old:
Design bdm, start of the top module:
module bdm(
	input clk,
	input rst,
	input bkgd_in,
	output bkgd_out,
	output bkgd_is_high_z,
	output mcu_pwr,
	output mcu_vpp,
	input do_read,
	input do_write,
	input do_start_mcu,
	input do_stop_mcu,
	input do_delay,
	input do_echo_test,
	input do_enable_vpp,
	input do_disable_vpp,
	input do_echo_sync_value,
	input do_resync,
	input [7:0] data_in,
	output [7:0] data_out,
	output ready,
	output reg valid,
	output [3:0] debug
);
Size in the first run: roughly 1,400 cells after synthesis, about 200 flip-flops, roughly 12,000 sq um of cells after synthesis.
==> flow/config.mk <==
export PLATFORM = sky130hd
export DESIGN_NAME = bdm
export DESIGN_NICKNAME = bdm
export VERILOG_FILES = /design/flow/design.v
export SDC_FILE = /design/flow/constraint.sdc
export NUM_CORES = 4
export LEC_CHECK = 0
export ABC_AREA = 0
export CAP_MARGIN = 20
export CORE_MARGIN = 2
export CORE_UTILIZATION = 72
export CTS_CLUSTER_DIAMETER = 89
export PLACE_DENSITY = 0.4
export SETUP_SLACK_MARGIN = 0.65
export SLEW_MARGIN = 20
==> flow/constraint.sdc <==
create_clock -name core_clock -period 2.27 [get_ports {clk}]
set_input_delay 0.4540 -clock core_clock [delete_from_list [all_inputs] [get_ports {clk}]]
set_output_delay 0.4540 -clock core_clock [all_outputs]
set_load 0.01 [all_outputs]
run.sh (not shown) runs the stock make flow with config.mk's settings and CLKGATE_MAP_FILE=.
old did not run to completion, as it errored out during clock tree synthesis.
Relative to old, the following input files were edited for new:
- clearing PLACE_DENSITY, which used to be 0.4
- clearing SETUP_SLACK_MARGIN, which used to be 0.65
- swapping 0 for 1 in ABC_AREA
- swapping 89 for 95 in CTS_CLUSTER_DIAMETER
- swapping 2.27 for 2.31 in the clock period (ns, I/O delays scaled along)
Notes after the runs:
Detailed-placement wirelength estimate came out higher on new than on old. Comparing new and old, the higher synthesized cell count was measured on new. When the final numbers for new and old were put side by side, the synthesized cell area turned out to be greater in new. For the number of cells in the yosys synthesis report, new came in 40% higher than old did. The flow did not stop early for new: all stages ran, and the layout cleared the timing, design-rule and antenna checks. Between new and old, standard-cell row count is lower for old, new comes in above that. Number of distinct library cell variants in the gate-level netlist after synthesis (old / new): 1.5. Diff old -> new | adder-cell area share of the yosys netlist | decrease of 0.36 points. Summary — synthesized chip area reported by yosys, new relative to old: higher, by about 11%.


bdm again, from the RTL that the note above started with.
clock: 2.74 ns
lec_check: 0
cap_margin: 20
core_margin: 2
core_utilization: 16
cts_cluster_size: 49
place_density_lb_addon: 0.07
slew_margin: 20
Next try:
- CORE_UTILIZATION: 16 -> 70
- CTS_CLUSTER_SIZE: 49 -> 36
- PLACE_DENSITY_LB_ADDON: 0.07 -> default
- clock period: 2.74 -> 2.72 ns (I/O delays scaled with it)
Outcome:
- With this change the flow finished with setup timing left
- register-to-register slack gets worse by 80 ps
- cell count fell by a quarter to a third
- total power fell by roughly a tenth
- sequential share of layout area rose by 3.2 points
Next try:
- ABC_AREA: default -> 1
- CORE_UTILIZATION: 70 -> 72
- CTS_CLUSTER_SIZE: 36 -> default
- clock period: 2.72 -> 2.8 ns (I/O delays scaled with it)
The new run finished with timing, DRC and antenna clean.
Final cell count goes up by 32%.
Worst setup slack improved by 60 ps.
Critical path depth goes down by 3.
Routed wire length goes up by 12%.
Total power goes up by 2.2%.
Final area goes up by 6.0%.
Synthesized cell count goes up by 40%.
Utilization goes down by 1.8 points.
Non-clock buffer count goes down by 59.
Next try:
- ABC_AREA: 1 -> default
- CORE_UTILIZATION: 72 -> 68
- clock period: 2.8 -> 3.42 ns (I/O delays scaled with it)
The new run completed, yet does not pass: setup timing.
Register-to-register slack is worse by 70 ps.
Core utilization goes down by 4.2 points.
Cell count falls by 26%.
Flip-flop count does not change.
Via count went down by about 20%.
Synthesized cell count decreases by 29%.
Next try:
- CORE_UTILIZATION: 68 -> 66
- clock period: 3.42 -> 3.36 ns (I/O delays scaled with it)
- The changed run finished clean
- synthesized area stays the same
- hold slack improved by 14 ps
- count of clock-buffer cells in the layout grows by 7
Next try:
- CORE_UTILIZATION: 66 -> 23
- clock period: 3.36 -> 4.08 ns (I/O delays scaled with it)
=>
- The changed run ran to the end with no violations
- routed wire length went up by 8.8%
- sequential power shrinks by 18%
- total power is lower by about 12%
- cell area is higher by about 4.4%
- synthesized area does not change


## job 8847
Starting RTL as in the previous note.
clock: 2.31 ns
lec_check: 0
abc_area: 1
cap_margin: 20
core_margin: 2
core_utilization: 68
cts_cluster_size: 14
place_density_lb_addon: 0.07
setup_slack_margin: 0.66
slew_margin: 20
The log for job 8847 ends in 5_1_grt with error DPL-0038, so the run never completed.
For job 9307, these inputs were changed with respect to job 8847:
# job 8847
export LEC_CHECK = 0
export ABC_AREA = 1
export CAP_MARGIN = 20
export CORE_MARGIN = 2
export CORE_UTILIZATION = 68
export CTS_CLUSTER_SIZE = 14
export PLACE_DENSITY_LB_ADDON = 0.07
export SETUP_SLACK_MARGIN = 0.66
export SLEW_MARGIN = 20
create_clock -name core_clock -period 2.31 [get_ports {clk}]
# job 9307
export LEC_CHECK = 0
export ABC_AREA = 1
export CAP_MARGIN = 20
export CORE_MARGIN = 2
export CORE_UTILIZATION = 72
export CTS_CLUSTER_DIAMETER = 360
export CTS_CLUSTER_SIZE = 14
export PLACE_DENSITY_LB_ADDON = 0.08
export SLEW_MARGIN = 20
create_clock -name core_clock -period 2.44 [get_ports {clk}]
## What came out
- HPWL after detailed placement, job 8847 and job 9307: higher on job 8847
- Placeable core area for job 9307: 870 um2 down relative to job 8847
- Job 9307 finished all stages; the layout is clean.
- As far as number of storage elements in the synthesis netlist goes, job 8847 and job 9307 are indistinguishable; the numbers are identical.
- Comparing job 9307 against job 8847, there is no change at all in count of input and output buffers.
- Sort job 8847 and job 9307 by worst setup timing slack at the placement stage asc -> top: job 8847
Here is what was changed in the inputs of job 2085 compared with job 9307.
# job 9307
export LEC_CHECK = 0
export ABC_AREA = 1
export CAP_MARGIN = 20
export CORE_MARGIN = 2
export CORE_UTILIZATION = 72
export CTS_CLUSTER_DIAMETER = 360
export CTS_CLUSTER_SIZE = 14
export PLACE_DENSITY_LB_ADDON = 0.08
export SLEW_MARGIN = 20
create_clock -name core_clock -period 2.44 [get_ports {clk}]
# job 2085
export LEC_CHECK = 0
export ABC_AREA = 1
export CAP_MARGIN = 20
export CORE_MARGIN = 2
export CORE_UTILIZATION = 72
export CTS_CLUSTER_SIZE = 98
export SLEW_MARGIN = 20
export TNS_END_PERCENT = 10
create_clock -name core_clock -period 2.26 [get_ports {clk}]
--- outcome ---
- Completing all stages was not enough for job 2085: its layout failed the final checks because of negative setup slack.
- Job 9307 reached the final stage; the timing, design-rule and antenna checks on its layout passed.
- In the metrics for job 2085 and job 9307, the one carrying the lower count of clock buffers in the final design is job 2085.
- STATUS total non-filler cell area in the finished layout: job 2085 loses against job 9307
- Against job 9307, job 2085 comes in 2 higher on number of optimization iterations in the first detailed-route pass.
- Row total negative setup slack: job 2085 lower / job 9307 higher
- Run comparison: job 2085 timing startpoint of the critical path sync_controller.state[2]; job 9307 timing startpoint of the critical path do_read
- Sort job 2085 and job 9307 by hold slack, ascending, and job 9307 comes first.
- Against job 9307, job 2085 comes in 1.0 points lower on sequential fraction of total cell area.
- Routed wire length went up by a little under 10% going from job 9307 to job 2085.
- Between job 2085 and job 9307, the difference in remaining global-route overflow is negligible.
- [compare] base=job 9307 new=job 2085: total CTS buffers now sits higher; via count of the first global-routing pass has increased; global-route usage increased by 2.3 points relative to the old numbers.
Relative to job 2085, the following input files were edited for job 8175:
# job 2085
export LEC_CHECK = 0
export ABC_AREA = 1
export CAP_MARGIN = 20
export CORE_MARGIN = 2
export CORE_UTILIZATION = 72
export CTS_CLUSTER_SIZE = 98
export SLEW_MARGIN = 20
export TNS_END_PERCENT = 10
create_clock -name core_clock -period 2.26 [get_ports {clk}]
# job 8175
export LEC_CHECK = 0
export ABC_AREA = 1
export CAP_MARGIN = 20
export CORE_MARGIN = 2
export CORE_UTILIZATION = 72
export CTS_CLUSTER_DIAMETER = 400
export CTS_CLUSTER_SIZE = 98
export SETUP_SLACK_MARGIN = 0.56
export SLEW_MARGIN = 20
export TNS_END_PERCENT = 10
create_clock -name core_clock -period 2.26 [get_ports {clk}]
## What came out
- Job 8175 did not finish: a tool error stopped it during 5_1_grt.
- ~same proportion of synthesized flip-flops having asynchronous set or reset in job 2085 and job 8175
- Taking job 2085 as the reference, in job 8175 yosys stat chip area did not really move; portion of the post-synthesis area used by sequential elements held.


## run 1
The RTL this note starts from:
==> flow/design.v <==
`timescale 1ns / 1ps
module startup_controller(
	input clk,
	input rst,
	input start,
	input stop,
	output reg mcu_pwr,
	output reg is_sending,
	output reg ready
);
reg is_pulling_low, is_waiting_for_clock, is_waiting_for_bkgd_stable;
reg [15:0] timer;
always @(posedge clk) begin
	if (rst || stop) begin  
		is_pulling_low <= 0;
		is_waiting_for_clock <= 0;
		is_waiting_for_bkgd_stable <= 0;
		is_sending <= 0;
		mcu_pwr <= 0;
		ready <= 1;
	end else if (start) begin
		is_pulling_low <= 1;
		is_sending <= 1;
		timer <= 250;  
		ready <= 0;
	end else if (is_pulling_low) begin
		if (timer == 0) begin
			mcu_pwr <= 1;
			is_pulling_low <= 0;
			is_waiting_for_clock <= 1;
			timer <= 1200;  
		end else begin
			timer <= timer - 1;
		end
	end else if (is_waiting_for_clock) begin
		if (timer == 0) begin
			is_sending <= 0;  
			is_waiting_for_clock <= 0;
			is_waiting_for_bkgd_stable <= 1;
			timer <= 500;  
		end else begin
			timer <= timer - 1;
		end
	end else if (is_waiting_for_bkgd_stable) begin
		if (timer == 0) begin
			is_waiting_for_bkgd_stable <= 0;
			ready <= 1;
		end else begin
			timer <= timer - 1;
		end
	end
end
endmodule
`timescale 1ns / 1ps
module sync_controller(
	input clk,
	input rst,
	input bkgd_in,
	output is_sending,
	input start_sync,
	output [31:0] sync_length,
	output sync_length_is_ready,
	output reg ready,
	output [4:0] debug
);
parameter HIGHTIME = 32'd6500;  
reg [2:0] state;
reg [31:0] sync_count;
assign debug = {2'd0, state};
assign is_sending = state == 1;
assign sync_length = sync_count;
assign sync_length_is_ready = (state != 1) && (state != 4);
always @(posedge clk) begin
	sync_count <= sync_count;
	if (rst) begin
		state <= 0;
		sync_count <= HIGHTIME;  
		ready <= 0;
	end else if (start_sync) begin
		state <= 1;
		sync_count <= HIGHTIME;
		ready <= 0;
	end else if (state == 1) begin
		if (sync_count == 0) begin
			state <= 2;
			sync_count <= 8'h0f;
		end else begin
			sync_count <= sync_count - 1;
		end
	end else if (state == 2) begin
		if (sync_count == 0) begin
			state <= 3;
		end else begin
			sync_count <= sync_count - 1;
		end
	end else if (state == 3) begin
		if (bkgd_in == 0) begin
			state <= 4;
		end
	end else if (state == 4) begin
		if (bkgd_in == 1) begin
			state <= 0;
			ready <= 1;
		end else begin
			sync_count <= sync_count + 1;
		end
	end
end
endmodule
`timescale 1ns / 1ps
module bdc_clk_pulse_generator(
	input clk,
	input rst,
	output bdc_clk_pulse,
	input [31:0] sync_length,
	input set_sync_length
);
reg [15:0] counter;
reg [31:0] target_time;  
reg [31:0] residual;
assign bdc_clk_pulse = counter == 0;
always @(posedge clk) begin
	if (rst) begin
		counter <= 0;
		target_time <= 0;
		residual <= 0;
	end else if (set_sync_length) begin
		target_time <= sync_length;
		residual <= sync_length;
	end else if (counter > residual[31:7]) begin
		counter <= 0;
		residual <= residual[6:0] + target_time;
	end else begin
		counter <= counter + 1;
	end
end
endmodule
`timescale 1ns / 1ps
module bdc_interface(
	input clk,
	input rst,
	output reg is_sending,
	input bkgd_in,
	input tgt_clk_pulse,
	input [7:0] data_in,
	input send_data,
	output reg [7:0] data_out,
	input read_data,
	output ready
);
reg [3:0] state;
reg [7:0] tgt_clk_timer;
reg [7:0] data;
reg [3:0] bitsleft;
assign ready = state == 0 && !read_data && !send_data;
always @(posedge clk) begin
	if (rst) begin
		state <= 0;
		tgt_clk_timer <= 0;
		is_sending <= 0;
	end else if (tgt_clk_timer > 0) begin
		if (tgt_clk_pulse) begin
			tgt_clk_timer <= tgt_clk_timer - 1;
		end
	end else begin
		case (state)
		0: begin
			if (send_data) begin
				state <= 1;
				data <= data_in;
				bitsleft <= 8;
			end else if (read_data) begin
				state <= 3;
				bitsleft <= 8;
			end
		end
		1: begin
			if (bitsleft > 0) begin
				state <= 2;
				is_sending <= 1;
				if (data[7]) begin
					tgt_clk_timer <= 4;
				end else begin
					tgt_clk_timer <= 14;
				end
			end else begin
				state <= 0;
			end
		end
		2: begin
			is_sending <= 0;
			if (data[7]) begin
				tgt_clk_timer <= 14;
			end else begin
				tgt_clk_timer <= 4;
			end
			state <= 1;
			bitsleft <= bitsleft - 1;
			data <= {data[6:0], 1'd0};
		end
		3: begin
			if (bitsleft > 0) begin
				is_sending <= 1;
				tgt_clk_timer <= 3;
				state <= 4;
			end else begin
				data_out <= data;
				state <= 0;
			end
		end
		4: begin
			is_sending <= 0;
			tgt_clk_timer <= 7;
			state <= 5;
		end
		5: begin
			data <= {data[6:0], bkgd_in};
			bitsleft <= bitsleft - 1;
			tgt_clk_timer <= 6;
			state <= 3;
		end
		endcase
	end
end
endmodule
`timescale 1ns / 1ps
module bdm(
	input clk,
	input rst,
	input bkgd_in,
	output bkgd_out,
	output bkgd_is_high_z,
	output mcu_pwr,
	output mcu_vpp,
	input do_read,
	input do_write,
	input do_start_mcu,
	input do_stop_mcu,
	input do_delay,
	input do_echo_test,
	input do_enable_vpp,
	input do_disable_vpp,
	input do_echo_sync_value,
	input do_resync,
	input [7:0] data_in,
	output [7:0] data_out,
	output ready,
	output reg valid,
	output [3:0] debug
);
reg [7:0] echo_data;
wire [31:0] sync_count;
wire sync_is_sending;
wire [4:0] sync_debug;
reg sync_start;
wire sync_ready;
wire startup_start;
reg startup_stop;
wire startup_is_sending, startup_ready;
wire bdc_is_sending, bdc_ready;
wire [7:0] bdc_data_out;
wire bdc_read_data, bdc_send_data;
wire hold_commands_in_reset;
assign hold_commands_in_reset = 1'd0;  
wire bdc_clk_pulse;
reg [3:0] state;
reg [7:0] delay_counter;
startup_controller startup_controller(
	.clk(clk),
	.rst(rst || hold_commands_in_reset),
	.start(startup_start),
	.stop(startup_stop),
	.mcu_pwr(mcu_pwr),
	.is_sending(startup_is_sending),
	.ready(startup_ready)
);
sync_controller sync_controller(
	.clk(clk),
	.rst(rst || hold_commands_in_reset || do_stop_mcu || do_resync),
	.bkgd_in(bkgd_in),
	.is_sending(sync_is_sending),
	.start_sync(sync_start),
	.sync_length(sync_count),
	.sync_length_is_ready(),
	.ready(sync_ready),
	.debug(sync_debug)
);
reg set_bdc_pulse_gen;
bdc_clk_pulse_generator bdc_clk_pulse_generator(
	.clk(clk),
	.rst(rst || hold_commands_in_reset),
	.bdc_clk_pulse(bdc_clk_pulse),
	.sync_length(sync_count),
	.set_sync_length(set_bdc_pulse_gen)
);
bdc_interface bdc_interface(
	.clk(clk),
	.rst(rst || hold_commands_in_reset),
	.is_sending(bdc_is_sending),
	.bkgd_in(bkgd_in),
	.tgt_clk_pulse(bdc_clk_pulse),
	.data_in(data_in),
	.send_data(bdc_send_data),
	.data_out(bdc_data_out),
	.read_data(bdc_read_data),
	.ready(bdc_ready)
);
assign debug = sync_debug; 
assign bkgd_out = 1'd0;
assign bkgd_is_high_z =
	(state == 1 && startup_is_sending) ? 1'd0 :
	(state == 2 && sync_is_sending) ? 1'd0 :
	(state == 3 && bdc_is_sending) ? 1'd0 :
	(state == 4 && bdc_is_sending) ? 1'd0 :
	1'd1;
assign startup_start = state == 0 && do_start_mcu;
assign bdc_read_data = state == 0 && do_read;
assign bdc_send_data = state == 0 && do_write;
assign data_out =
	state == 5 ? echo_data :
	state == 7 ? sync_count[15:8] :
	state == 8 ? sync_count[7:0] :
	bdc_data_out;
assign ready = state == 0 && !do_start_mcu && !do_stop_mcu && !do_read && !do_write && !do_delay && !do_echo_test && !do_echo_sync_value && !do_resync;
reg vpp_enabled;
assign mcu_vpp = vpp_enabled;
always @(posedge clk) begin
	startup_stop <= 0;
	sync_start <= 0;
	set_bdc_pulse_gen <= 0;
	valid <= 0;
	if (rst) begin
		state <= 0;
		vpp_enabled <= 0;
	end else if (state == 0) begin
		if (do_start_mcu) begin
			state <= 1;
		end else if (do_stop_mcu) begin
			startup_stop <= 1;
		end else if (do_read) begin
			state <= 3;
		end else if (do_write) begin
			state <= 4;
		end else if (do_delay) begin
			state <= 6;
			delay_counter <= {data_in, 4'd0};
		end else if (do_echo_test) begin
			state <= 5;
			echo_data <= data_in;
			valid <= 1;
		end else if (do_enable_vpp) begin
			vpp_enabled <= 1;
		end else if (do_disable_vpp) begin
			vpp_enabled <= 0;
		end else if (do_echo_sync_value) begin
			state <= 7;
			valid <= 1;
		end else if (do_resync) begin
			state <= 2;
			sync_start <= 1;
		end
	end else if (state == 1) begin
		if (startup_ready) begin
			state <= 2;
			sync_start <= 1;
		end
	end else if (state == 2) begin
		if (sync_ready) begin
			set_bdc_pulse_gen <= 1;
			state <= 0;
		end
	end else if (state == 3) begin
		if (bdc_ready) begin
			state <= 0;
			valid <= 1;
		end
	end else if (state == 4) begin
		if (bdc_ready) begin
			state <= 0;
		end
	end else if (state == 6) begin
		if (delay_counter == 0) begin
			state <= 0;
		end else begin
			delay_counter <= delay_counter - 1;
		end
	end else if (state == 5) begin
		state <= 0;
	end else if (state == 7) begin
		state <= 8;
		valid <= 1;
	end else if (state == 8) begin
		state <= 0;
	end
end
endmodule
clock: 2.29 ns
lec_check: 0
abc_area: 0
cap_margin: 5
core_margin: 2
core_utilization: 72
cts_cluster_diameter: 96
setup_slack_margin: 0.29
slew_margin: 20
Run 1 never completed; the flow aborted with a tool error in global routing.
The inputs of run 2 differ from those of run 1 as listed below.
==> flow/config.mk <==
export PLATFORM = sky130hd
export DESIGN_NAME = bdm
export DESIGN_NICKNAME = bdm
export VERILOG_FILES = /design/flow/design.v
export SDC_FILE = /design/flow/constraint.sdc
export NUM_CORES = 4
export LEC_CHECK = 0
export CAP_MARGIN = 20
export CORE_MARGIN = 2
export CORE_UTILIZATION = 40
export SLEW_MARGIN = 20
==> flow/constraint.sdc <==
create_clock -name core_clock -period 4.08 [get_ports {clk}]
set_input_delay 0.8160 -clock core_clock [delete_from_list [all_inputs] [get_ports {clk}]]
set_output_delay 0.8160 -clock core_clock [all_outputs]
set_load 0.01 [all_outputs]
### Flow results
Run 2: done, clean on timing, DRC and antenna
Relative to run 1, run 2 improves half-perimeter wire length after detailed placement.
Run 2 ended up with a lower initial standard-cell utilization of the core than run 1 did.
Diff run 2..run 1 | number of I/O pins | unchanged
Between run 2 and run 1, the cell total after placement is higher for run 2.
Compared with run 1, run 2 shows post-CTS repair timing setup buffer count lower by 38.
Area after synthesis: run 1 vs run 2 identical
Here is what was changed in the inputs of run 3 compared with run 2.
-- flow/config.mk --
<<< run 2, line 9
export CORE_MARGIN = 2
export CORE_UTILIZATION = 40
export SLEW_MARGIN = 20
>>> run 3, line 9
export CORE_MARGIN = 2
export CORE_UTILIZATION = 66
export SLEW_MARGIN = 20
==> flow/constraint.sdc <==
create_clock -name core_clock -period 3.33 [get_ports {clk}]
set_input_delay 0.6660 -clock core_clock [delete_from_list [all_inputs] [get_ports {clk}]]
set_output_delay 0.6660 -clock core_clock [all_outputs]
set_load 0.01 [all_outputs]
Notes after the runs:
Run 3 does better than run 2 on final routed wirelength across all metal layers.
Number of clock buffer instances in the layout down 6.3% in run 3 wrt run 2
Higher number of global-route vias before repair goes to run 2 over run 3.
Of the two candidates, run 2 has the better number of vias after detailed routing and run 3 the worse one.
Run 3 vs run 2: global-route track usage on met2 up
Run 3 ended up with a lower cell area than run 2 did.
Diff run 2..run 3 | fraction of standard cell area that is sequential | negligible
Comparing run 3 and run 2, number of stages on the worst hold path is higher on run 2.
Die outline area of run 3 falls short of that of run 2 by more than a quarter.
Compared with run 2, run 3 shows a lower pin count of the biggest net entering global routing.
Power figures rest on the tool's default switching activity, not on a simulated workload.
